Setup of v52:
// sig_altmult_add
module sig_altmult_add
(
	input signed [15:0] dataa, datab, datac, datad,
	input 		clock, aclr,
	output reg 	[32:0] result
);
For scale: roughly 3600 cells after synthesis, ~160 flip-flops, roughly 99 I/O pins, about 28000 um^2 of cells after synthesis.
==> flow/config.mk <==
export PLATFORM = sky130hd
export DESIGN_NAME = sig_altmult_add
export DESIGN_NICKNAME = sig_altmult_add
export VERILOG_FILES = /design/flow/design.v
export SDC_FILE = /design/flow/constraint.sdc
export NUM_CORES = 4
export LEC_CHECK = 0
export ABC_AREA = 1
export CAP_MARGIN = 10
export CELL_PAD_IN_SITES_DETAIL_PLACEMENT = 0
export CELL_PAD_IN_SITES_GLOBAL_PLACEMENT = 3
export CORE_ASPECT_RATIO = 0.5
export CORE_MARGIN = 2
export CORE_UTILIZATION = 34
export CTS_CLUSTER_DIAMETER = 266
export CTS_CLUSTER_SIZE = 100
export GPL_ROUTABILITY_DRIVEN = 0
export MAX_ROUTING_LAYER = met5
export MIN_ROUTING_LAYER = met1
export PLACE_DENSITY_LB_ADDON = 0.3
export SETUP_SLACK_MARGIN = -0.52
export SLEW_MARGIN = 20
export TNS_END_PERCENT = 10
==> flow/constraint.sdc <==
create_clock -name core_clock -period 5.24 [get_ports {clock}]
set_input_delay 1.0480 -clock core_clock [delete_from_list [all_inputs] [get_ports {clock}]]
set_output_delay 1.0480 -clock core_clock [all_outputs]
set_load 0.01 [all_outputs]
run.sh (not shown) runs the stock make flow with config.mk's settings and CLKGATE_MAP_FILE=.
Status v52: flow complete, layout not clean - setup timing
diff inputs: v52 => v11
Settings: swapping -0.52 for 0.72 in SETUP_SLACK_MARGIN; clearing CORE_ASPECT_RATIO, which used to be 0.5; putting GPL_TIMING_DRIVEN at 0 where nothing was set; swapping met1 for met2 in MIN_ROUTING_LAYER; swapping 0 for 1 in GPL_ROUTABILITY_DRIVEN; swapping 266 for 46 in CTS_CLUSTER_DIAMETER; clearing CTS_CLUSTER_SIZE, which used to be 100; swapping 2 for 5 in CORE_MARGIN; swapping 34 for 47 in CORE_UTILIZATION; clearing ABC_AREA, which used to be 1; swapping 0 for 2 in CELL_PAD_IN_SITES_DETAIL_PLACEMENT; putting HOLD_SLACK_MARGIN at 0.15 where nothing was set; clearing TNS_END_PERCENT, which used to be 10; swapping met5 for met4 in MAX_ROUTING_LAYER; clearing PLACE_DENSITY_LB_ADDON, which used to be 0.3.
Results
No final results exist for v11, since it was stopped by error DPL-0033 during 4_1_cts.
v11 vs v52 — synthesized cell count dropped by more than a quarter
Side by side, die area turned out lower in v11 than in v52.
v11 vs v52 — adder and majority cell fraction of the synthesized area rose 4.7 points.
Going from v52 to v11, die boundary width shrinks by 41%.
The count of placed standard cells including taps of v11 is lower than that of v52.
Changes observed in v11 relative to v52: chip area estimate from yosys synthesis dropped about 9%; number of placement rows moved up; mean area per synthesized cell grew by about 26%; starting density of the core went up 13 points.
Input-level comparison between v16 and v11:
Settings: CTS_CLUSTER_DIAMETER changed from 46 to 60; ABC_AREA newly set to 1; PLACE_DENSITY_LB_ADDON newly set to 0.19; MAX_ROUTING_LAYER changed from met4 to met5; the clock period (ns, I/O delays scaled along) changed from 5.24 to 3.95.
## What came out
Die area delta for v16 relative to v11: about 10% higher
When v16 is measured against v11, its width of the die turns out 4.8% higher.
Of v11 and v16, the lower yosys synthesis chip area belongs to v11.
Seen in the log of v11: DPL-0033 during 4_1_cts, after which the run never completed.
v16: aborted in 3_1_place_gp_skip_io (tool error)
Multiplexer area fraction after synthesis, v11 and v16: higher on v11
Relative to v11, area of the mapped netlist has increased by about 10% in v16.
Edits applied to the flow inputs when going from v16 to v45:
Settings: CORE_MARGIN: 5 -> 2; CTS_CLUSTER_SIZE: unset -> 46; GPL_TIMING_DRIVEN: 0 -> unset; PLACE_DENSITY_LB_ADDON: 0.19 -> unset; CELL_PAD_IN_SITES_DETAIL_PLACEMENT: 2 -> 0; CORE_UTILIZATION: 47 -> 72; MIN_ROUTING_LAYER: met2 -> met1; PLACE_DENSITY: unset -> 0.87; HOLD_SLACK_MARGIN: 0.15 -> unset; CELL_PAD_IN_SITES_GLOBAL_PLACEMENT: 3 -> unset; CTS_CLUSTER_DIAMETER: 60 -> 79; the clock period (ns, I/O delays scaled along): 3.95 -> 6.36.
==> comparison <==
- v45 | status: complete | timing, DRC, antenna: pass
- Post-synthesis chip area from yosys essentially unchanged between v45 and v16.
- Reported for v45 and v16, adder-cell share of the synthesized area turned out identical to the last digit.
- v16 has higher core region area than v45.
- Comparing v45 and v16, die span in y is higher on v16.
- Comparing v45 against v16, there is no change at all in count of cell types in the netlist.
- v45 vs. v16: xor/xnor share of the synthesized area saw little to no change; row count went down 17; die size down about 37%; floorplan core density moved up.
> inputs changed (v45 -> v40)
Settings: SETUP_SLACK_MARGIN now 1.47, was 0.72; CTS_CLUSTER_SIZE now 35, was 46; PLACE_DENSITY now 0.36, was 0.87; CORE_UTILIZATION now 71, was 72; ABC_AREA no longer set, was 1; the clock period (ns, I/O delays scaled along) now 4.94, was 6.36.
--- outcome ---
v45 finished end to end and its layout was clean on timing, DRC and antenna.
v40 finished every stage; the final checks, however, were not passed, the failures being setup timing.
Utilization: v40 vs v45 up 10 points
Number of vias after detailed routing down 3347 in v40 wrt v45
[inputs] v27 vs v40
Settings: SETUP_SLACK_MARGIN now 1.91, was 1.47; CORE_UTILIZATION now 72, was 71; HOLD_SLACK_MARGIN now 0.29, previously not set; PLACE_DENSITY now 0.82, was 0.36; CTS_CLUSTER_SIZE now 46, was 35; the clock period (ns, I/O delays scaled along) now 7.35, was 4.94.
Results
Comparing v27 and v40, width of the die is lower on v27. Looking at number of gates resized after cts across v27 and v40, the one that comes out higher is v40. Of the two values seen for cell with the largest stage delay on the worst path, fa_1 was produced by v27 and fa_2 by v40. Relative to v40, number of post-CTS setup repair buffers increased by about 280% in v27. The flow did not stop early for v27: all stages ran, and the layout cleared the timing, design-rule and antenna checks.

Starting RTL as in the previous note.
make LEC_CHECK=0 CAP_MARGIN=10 CELL_PAD_IN_SITES_DETAIL_PLACEMENT=0 CORE_MARGIN=5 CORE_UTILIZATION=47 CTS_CLUSTER_DIAMETER=79 GPL_ROUTABILITY_DRIVEN=1 GPL_TIMING_DRIVEN=0 HOLD_SLACK_MARGIN=0.23 MAX_ROUTING_LAYER=met4 MIN_ROUTING_LAYER=met2 PLACE_DENSITY_LB_ADDON=0.1 SETUP_SLACK_MARGIN=0.72 SLEW_MARGIN=20 finish   # period 5.24 ns
The baseline finished but failed the layout checks on negative setup slack.
Edit:
ABC_AREA = 1   (was default)
CORE_MARGIN = 2   (was 5)
CORE_UTILIZATION = 72   (was 47)
CTS_CLUSTER_SIZE = 46   (was default)
GPL_TIMING_DRIVEN = default   (was 0)
HOLD_SLACK_MARGIN = default   (was 0.23)
MAX_ROUTING_LAYER = met5   (was met4)
MIN_ROUTING_LAYER = met1   (was met2)
PLACE_DENSITY = 0.82   (was default)
PLACE_DENSITY_LB_ADDON = default   (was 0.1)
clock period = 5.35 ns   (was 5.24 ns; I/O delays follow)
Effect: The changed run failed in 5_1_grt with GRT-0116; die size is lower by 31%; area after synthesis came out higher by 10%; synthesized cell count climbs by 39%.
Edit:
ABC_AREA = default   (was 1)
CAP_MARGIN = 20   (was 10)
CELL_PAD_IN_SITES_DETAIL_PLACEMENT = default   (was 0)
CORE_UTILIZATION = 40   (was 72)
CTS_CLUSTER_DIAMETER = default   (was 79)
CTS_CLUSTER_SIZE = default   (was 46)
GPL_ROUTABILITY_DRIVEN = default   (was 1)
MAX_ROUTING_LAYER = default   (was met5)
MIN_ROUTING_LAYER = default   (was met1)
PLACE_DENSITY = default   (was 0.82)
SETUP_SLACK_MARGIN = default   (was 0.72)
clock period = 7.0 ns   (was 5.35 ns; I/O delays follow)
Now the flow finished clean.
Die size climbs by 62%.
Area after synthesis goes down by 9.3%.
Synthesized cell count came out lower by 28%.
Edit:
CORE_ASPECT_RATIO = 0.5   (was default)
CORE_UTILIZATION = 45   (was 40)
CTS_CLUSTER_DIAMETER = 140   (was default)
CTS_CLUSTER_SIZE = 100   (was default)
GPL_ROUTABILITY_DRIVEN = 0   (was default)
HOLD_SLACK_MARGIN = 0.16   (was default)
TNS_END_PERCENT = 35   (was default)
The new run completed with no timing, DRC or antenna violations; fmax is about the same; non-clock buffer count goes up by 11; final area barely changes; critical path depth goes down by 1; core utilization goes up by 5.8 points; via count goes down by 1.1%; final cell count goes down by 2.2%; worst setup slack is better by 9.6 ps; register-to-register slack hardly moves; routed wire length goes down by 0.77%.

## the baseline
sig_altmult_add again, from the RTL that the note above started with.
Settings: LEC_CHECK=0, ABC_AREA=1, CAP_MARGIN=20, CORE_MARGIN=2, CORE_UTILIZATION=72, CTS_CLUSTER_DIAMETER=206, CTS_CLUSTER_SIZE=79, MAX_ROUTING_LAYER=met4, PLACE_DENSITY_LB_ADDON=0.01, SLEW_MARGIN=20, TNS_END_PERCENT=40; clock period 5.48 ns.
In the baseline the implementation ran to completion but is not tape-out ready, as the final checks report negative setup slack.
For the candidate, these inputs were changed with respect to the baseline:
- clearing MAX_ROUTING_LAYER, which used to be met4
- putting SETUP_SLACK_MARGIN at 0.51 where nothing was set
- swapping 206 for 198 in CTS_CLUSTER_DIAMETER
- swapping 79 for 47 in CTS_CLUSTER_SIZE
- clearing TNS_END_PERCENT, which used to be 40
- swapping 5.48 for 4.75 in the clock period (ns, I/O delays scaled along)
Notes after the runs:
Taking the baseline as the reference point, the instance area at placement of the candidate rises by about 7%.
The candidate: it failed during global routing (5_1_grt), and the tool reported GRT-0116.
From the baseline to the candidate, number of placement rows did not move at all.
The candidate: number of buffers added for setup after CTS higher than the baseline
From the candidate to the baseline, number of enable flip-flop cells did not move at all.

## garnet
The RTL this note starts from:
==> flow/design.v <==
module sig_altmult_add
(
	input signed [15:0] dataa, datab, datac, datad,
	input 		clock, aclr,
	output reg 	[32:0] result
);
	reg signed	[15:0] dataa_reg, datab_reg, datac_reg, datad_reg;
	reg signed	[31:0] mult0_result, mult1_result;
	always @ (posedge clock or posedge aclr) begin
    	if (aclr) begin
			dataa_reg <= {16{1'b0}};
			datab_reg <= {16{1'b0}};
			datac_reg <= {16{1'b0}};
			datad_reg <= {16{1'b0}};
			mult0_result <= {32{1'b0}};
			mult1_result <= {32{1'b0}};
			result <= {33{1'b0}};
		end
		else begin
			dataa_reg <= dataa;
			datab_reg <= datab;
			datac_reg <= datac;
			datad_reg <= datad;
			mult0_result <= dataa_reg * datab_reg;
			mult1_result <= datac_reg * datad_reg;
			result <= mult0_result + mult1_result;
		end
	end
endmodule
Settings: LEC_CHECK=0, CAP_MARGIN=20, CORE_MARGIN=2, CORE_UTILIZATION=72, CTS_CLUSTER_SIZE=57, MAX_ROUTING_LAYER=met4, PLACE_DENSITY_LB_ADDON=0.01, SLEW_MARGIN=20, TNS_END_PERCENT=40; clock period 5.48 ns.
What the final checks of garnet revealed, after a flow that finished every stage, was a layout that fails on setup timing.
What zinc does differently from garnet at the input level:
- a deleted MAX_ROUTING_LAYER that had been met4
- a change of CORE_UTILIZATION from 72 to 59
- a deleted CTS_CLUSTER_SIZE that had been 57
- a deleted TNS_END_PERCENT that had been 40
- a deleted PLACE_DENSITY_LB_ADDON that had been 0.01
- a change of the clock period (ns, I/O delays scaled along) from 5.48 to 4.63
==> results <==
In zinc the implementation ran to completion but is not tape-out ready, as the final checks report setup timing.
Going from garnet to zinc, final weighted congestion in routability-driven placement lower, via count of the first global-routing pass lower.
A worst setup path startpoint of datab_reg[4]$_DFF_PP0_ is what zinc shows, while datac_reg[15]$_DFF_PP0_ belongs to garnet.
Compared with garnet, zinc has less setup slack.
In the reports for garnet and zinc, the smaller met1 track demand over resource in global routing belongs to zinc.
Diff garnet -> zinc | routed length on met1 | down slightly
Worst setup slack for register-to-register paths ends up lower on zinc.
[compare] base=garnet new=zinc: final core utilization -14 points, first-pass iteration count of the detailed router -3, number of standard cells in the final layout excluding fillers +5.8%.
Changes in sierra relative to zinc:
- changing the clock period (ns, I/O delays scaled along) from 4.63 to 4.77
==> results <==
sierra finished every stage; the final checks, however, were not passed, the failures being setup timing. Of the two values seen for highest signal layer in the routed design, met4 was produced by sierra and met5 by zinc. Total length of routed met3 wires, sierra and zinc, lower one = zinc. When sierra is set beside zinc, its final worst-path setup slack turns out to be 160 ps larger. zinc → sierra: fmax shows an increase of 0.00064 GHz, clock-buffer cell count shows an increase of 2. sierra against zinc: logic share of the area now larger. Re detailed-route wire length per cell: zinc was higher than sierra. Number of instances in the synthesized netlist came out exactly the same in sierra and zinc.
The inputs of willow differ from those of sierra as listed below.
- CTS_CLUSTER_SIZE newly set to 99
- CORE_UTILIZATION changed from 59 to 68
- TNS_END_PERCENT newly set to 5
- ABC_AREA newly set to 1
- the clock period (ns, I/O delays scaled along) changed from 4.77 to 4.01
### Flow results
- Complete run, failing final checks: willow, reason setup timing.
- willow reports its last element of the critical path as mult1_result[25]$_DFF_PP0_ while sierra reports mult1_result[31]$_DFF_PP0_.
- Summary: with sierra as the reference, vias after detailed routing in willow moved up by more than a quarter.
- Clock latency reported for the late side of the worst-skew pair (willow over sierra): increase, 30 ps
- Synthesized netlist net count: willow > sierra
- Slew of the pin with the lowest slew margin for willow: 220 ps up relative to sierra
- willow improves on sierra in core footprint.
- Taking sierra as the reference, in willow storage element area was more or less identical; final wirelength increased 39 mm.

== north ==
// sig_altmult_add: RTL as listed in full above, without the edits since
==> flow/config.mk <==
export PLATFORM = sky130hd
export DESIGN_NAME = sig_altmult_add
export DESIGN_NICKNAME = sig_altmult_add
export VERILOG_FILES = /design/flow/design.v
export SDC_FILE = /design/flow/constraint.sdc
export NUM_CORES = 4
export LEC_CHECK = 0
export CAP_MARGIN = 10
export CELL_PAD_IN_SITES_DETAIL_PLACEMENT = 2
export CELL_PAD_IN_SITES_GLOBAL_PLACEMENT = 3
export CORE_MARGIN = 5
export CORE_UTILIZATION = 47
export CTS_CLUSTER_DIAMETER = 46
export GPL_ROUTABILITY_DRIVEN = 1
export GPL_TIMING_DRIVEN = 1
export HOLD_SLACK_MARGIN = 0.15
export MAX_ROUTING_LAYER = met4
export MIN_ROUTING_LAYER = met2
export PLACE_DENSITY = 0.52
export SETUP_SLACK_MARGIN = 0.72
export SLEW_MARGIN = 20
==> flow/constraint.sdc <==
create_clock -name core_clock -period 5.24 [get_ports {clock}]
set_input_delay 1.0480 -clock core_clock [delete_from_list [all_inputs] [get_ports {clock}]]
set_output_delay 1.0480 -clock core_clock [all_outputs]
set_load 0.01 [all_outputs]
north terminated abnormally: clock tree synthesis reported DPL-0033.
Input changes introduced in south (baseline for comparison: north):
# north
export LEC_CHECK = 0
export CAP_MARGIN = 10
export CELL_PAD_IN_SITES_DETAIL_PLACEMENT = 2
export CELL_PAD_IN_SITES_GLOBAL_PLACEMENT = 3
export CORE_MARGIN = 5
export CORE_UTILIZATION = 47
export CTS_CLUSTER_DIAMETER = 46
export GPL_ROUTABILITY_DRIVEN = 1
export GPL_TIMING_DRIVEN = 1
export HOLD_SLACK_MARGIN = 0.15
export MAX_ROUTING_LAYER = met4
export MIN_ROUTING_LAYER = met2
export PLACE_DENSITY = 0.52
export SETUP_SLACK_MARGIN = 0.72
export SLEW_MARGIN = 20
create_clock -name core_clock -period 5.24 [get_ports {clock}]
# south
export LEC_CHECK = 0
export ABC_AREA = 1
export CAP_MARGIN = 10
export CELL_PAD_IN_SITES_DETAIL_PLACEMENT = 0
export CORE_ASPECT_RATIO = 0.5
export CORE_MARGIN = 2
export CORE_UTILIZATION = 63
export CTS_CLUSTER_DIAMETER = 266
export CTS_CLUSTER_SIZE = 100
export GPL_ROUTABILITY_DRIVEN = 0
export MAX_ROUTING_LAYER = met5
export MIN_ROUTING_LAYER = met1
export PLACE_DENSITY = 0.44
export SETUP_SLACK_MARGIN = -0.52
export SLEW_MARGIN = 20
export TNS_END_PERCENT = 10
create_clock -name core_clock -period 5.24 [get_ports {clock}]
[summary]
- | south | all stages done | FAIL | setup timing |
- The die of south is smaller than the one used in north.
- Sort north and south by area of the core asc -> top: south
- Distinct cell type count of the synthesized netlist, south vs north: down by more than half
- Placed instance count (lower): north
- Between north and south, the flow reports post-synthesis cell count increasing by more than a quarter.
- In the reports for north and south, the larger post-synthesis share of cell area spent on full adders, half adders and majority gates belongs to north.
- Post-detailed-placement cell area, north and south: larger value in south
- In south, the die outline width came out about 25% above the value in north.
Input changes introduced in east (baseline for comparison: south):
# south
export LEC_CHECK = 0
export ABC_AREA = 1
export CAP_MARGIN = 10
export CELL_PAD_IN_SITES_DETAIL_PLACEMENT = 0
export CORE_ASPECT_RATIO = 0.5
export CORE_MARGIN = 2
export CORE_UTILIZATION = 63
export CTS_CLUSTER_DIAMETER = 266
export CTS_CLUSTER_SIZE = 100
export GPL_ROUTABILITY_DRIVEN = 0
export MAX_ROUTING_LAYER = met5
export MIN_ROUTING_LAYER = met1
export PLACE_DENSITY = 0.44
export SETUP_SLACK_MARGIN = -0.52
export SLEW_MARGIN = 20
export TNS_END_PERCENT = 10
create_clock -name core_clock -period 5.24 [get_ports {clock}]
# east
export LEC_CHECK = 0
export ABC_AREA = 1
export CAP_MARGIN = 10
export CELL_PAD_IN_SITES_DETAIL_PLACEMENT = 0
export CORE_MARGIN = 2
export CORE_UTILIZATION = 53
export CTS_CLUSTER_DIAMETER = 266
export CTS_CLUSTER_SIZE = 100
export GPL_ROUTABILITY_DRIVEN = 1
export MAX_ROUTING_LAYER = met5
export MIN_ROUTING_LAYER = met1
export PLACE_DENSITY_LB_ADDON = 0.1
export SETUP_SLACK_MARGIN = -0.52
export SLEW_MARGIN = 20
export TNS_END_PERCENT = 10
create_clock -name core_clock -period 5.24 [get_ports {clock}]
### Flow results
south → east: inverter count neither gained nor lost much; number of pins exceeding their max-slew limit in the final report neither gained nor lost much.
Per the comparison of east with south, setup slack after layout has decreased, routed wire length has increased.
east: complete, dirty (setup timing)
east has non-clock buffer count in the final layout above what south had.
Here is what was changed in the inputs of west compared with east.
# east
export LEC_CHECK = 0
export ABC_AREA = 1
export CAP_MARGIN = 10
export CELL_PAD_IN_SITES_DETAIL_PLACEMENT = 0
export CORE_MARGIN = 2
export CORE_UTILIZATION = 53
export CTS_CLUSTER_DIAMETER = 266
export CTS_CLUSTER_SIZE = 100
export GPL_ROUTABILITY_DRIVEN = 1
export MAX_ROUTING_LAYER = met5
export MIN_ROUTING_LAYER = met1
export PLACE_DENSITY_LB_ADDON = 0.1
export SETUP_SLACK_MARGIN = -0.52
export SLEW_MARGIN = 20
export TNS_END_PERCENT = 10
create_clock -name core_clock -period 5.24 [get_ports {clock}]
# west
export LEC_CHECK = 0
export ABC_AREA = 1
export CAP_MARGIN = 10
export CELL_PAD_IN_SITES_DETAIL_PLACEMENT = 0
export CORE_MARGIN = 2
export CORE_UTILIZATION = 38
export CTS_CLUSTER_DIAMETER = 266
export CTS_CLUSTER_SIZE = 100
export GPL_ROUTABILITY_DRIVEN = 0
export MAX_ROUTING_LAYER = met5
export MIN_ROUTING_LAYER = met1
export PLACE_DENSITY_LB_ADDON = 0.3
export SETUP_SLACK_MARGIN = -0.52
export SLEW_MARGIN = 20
export TNS_END_PERCENT = 10
create_clock -name core_clock -period 5.24 [get_ports {clock}]
Results
- Average vias per placed instance: west < east
- Taking east as the reference, in west core region area saw an increase; sequential share of layout area saw little to no change; first-pass GRT wire length saw a decrease.
- The layout-stage area growth over the synthesis result reported for west is greater than that of east by 0.77 points.
- Summary of west over east: largest net degree at the start of global routing went down; count of non-CTS buffers in the layout saw a decrease.
- Looking at met2 capacity usage during global routing across east and west, the one that comes out lower is west.
- From the logs: west reached the end of the flow and failed the layout checks with setup timing.
What middle does differently from west at the input level:
# west
export LEC_CHECK = 0
export ABC_AREA = 1
export CAP_MARGIN = 10
export CELL_PAD_IN_SITES_DETAIL_PLACEMENT = 0
export CORE_MARGIN = 2
export CORE_UTILIZATION = 38
export CTS_CLUSTER_DIAMETER = 266
export CTS_CLUSTER_SIZE = 100
export GPL_ROUTABILITY_DRIVEN = 0
export MAX_ROUTING_LAYER = met5
export MIN_ROUTING_LAYER = met1
export PLACE_DENSITY_LB_ADDON = 0.3
export SETUP_SLACK_MARGIN = -0.52
export SLEW_MARGIN = 20
export TNS_END_PERCENT = 10
create_clock -name core_clock -period 5.24 [get_ports {clock}]
# middle
export LEC_CHECK = 0
export ABC_AREA = 1
export CAP_MARGIN = 10
export CELL_PAD_IN_SITES_DETAIL_PLACEMENT = 0
export CORE_MARGIN = 2
export CORE_UTILIZATION = 19
export CTS_CLUSTER_DIAMETER = 266
export CTS_CLUSTER_SIZE = 98
export GPL_ROUTABILITY_DRIVEN = 0
export MAX_ROUTING_LAYER = met5
export MIN_ROUTING_LAYER = met1
export PLACE_DENSITY_LB_ADDON = 0.3
export SETUP_SLACK_MARGIN = -0.52
export SLEW_MARGIN = 20
export TNS_END_PERCENT = 10
create_clock -name core_clock -period 5.24 [get_ports {clock}]
--- outcome ---
Status for middle and west: no clean run. To summarise middle: no stage aborted, but the layout did not pass its checks, failing on setup timing. Setup slack in middle is larger than in west. Critical path depth (middle over west): decrease, 4.8%. Measured against each other, middle and west differ in height of the die, the higher figure coming from middle. Going from west to middle, worst stage delay on the critical path shrank by 0.03 ns; fraction of area in registers shrank by 0.53 points. Any difference in clock distribution area overhead in the final layout between middle and west is small enough to ignore. Cmp middle and west / area of all placed cells without fillers / lower: west. Diff west -> middle | number of placed cells counting well taps | up by more than 10%. Global-route usage: middle < west.
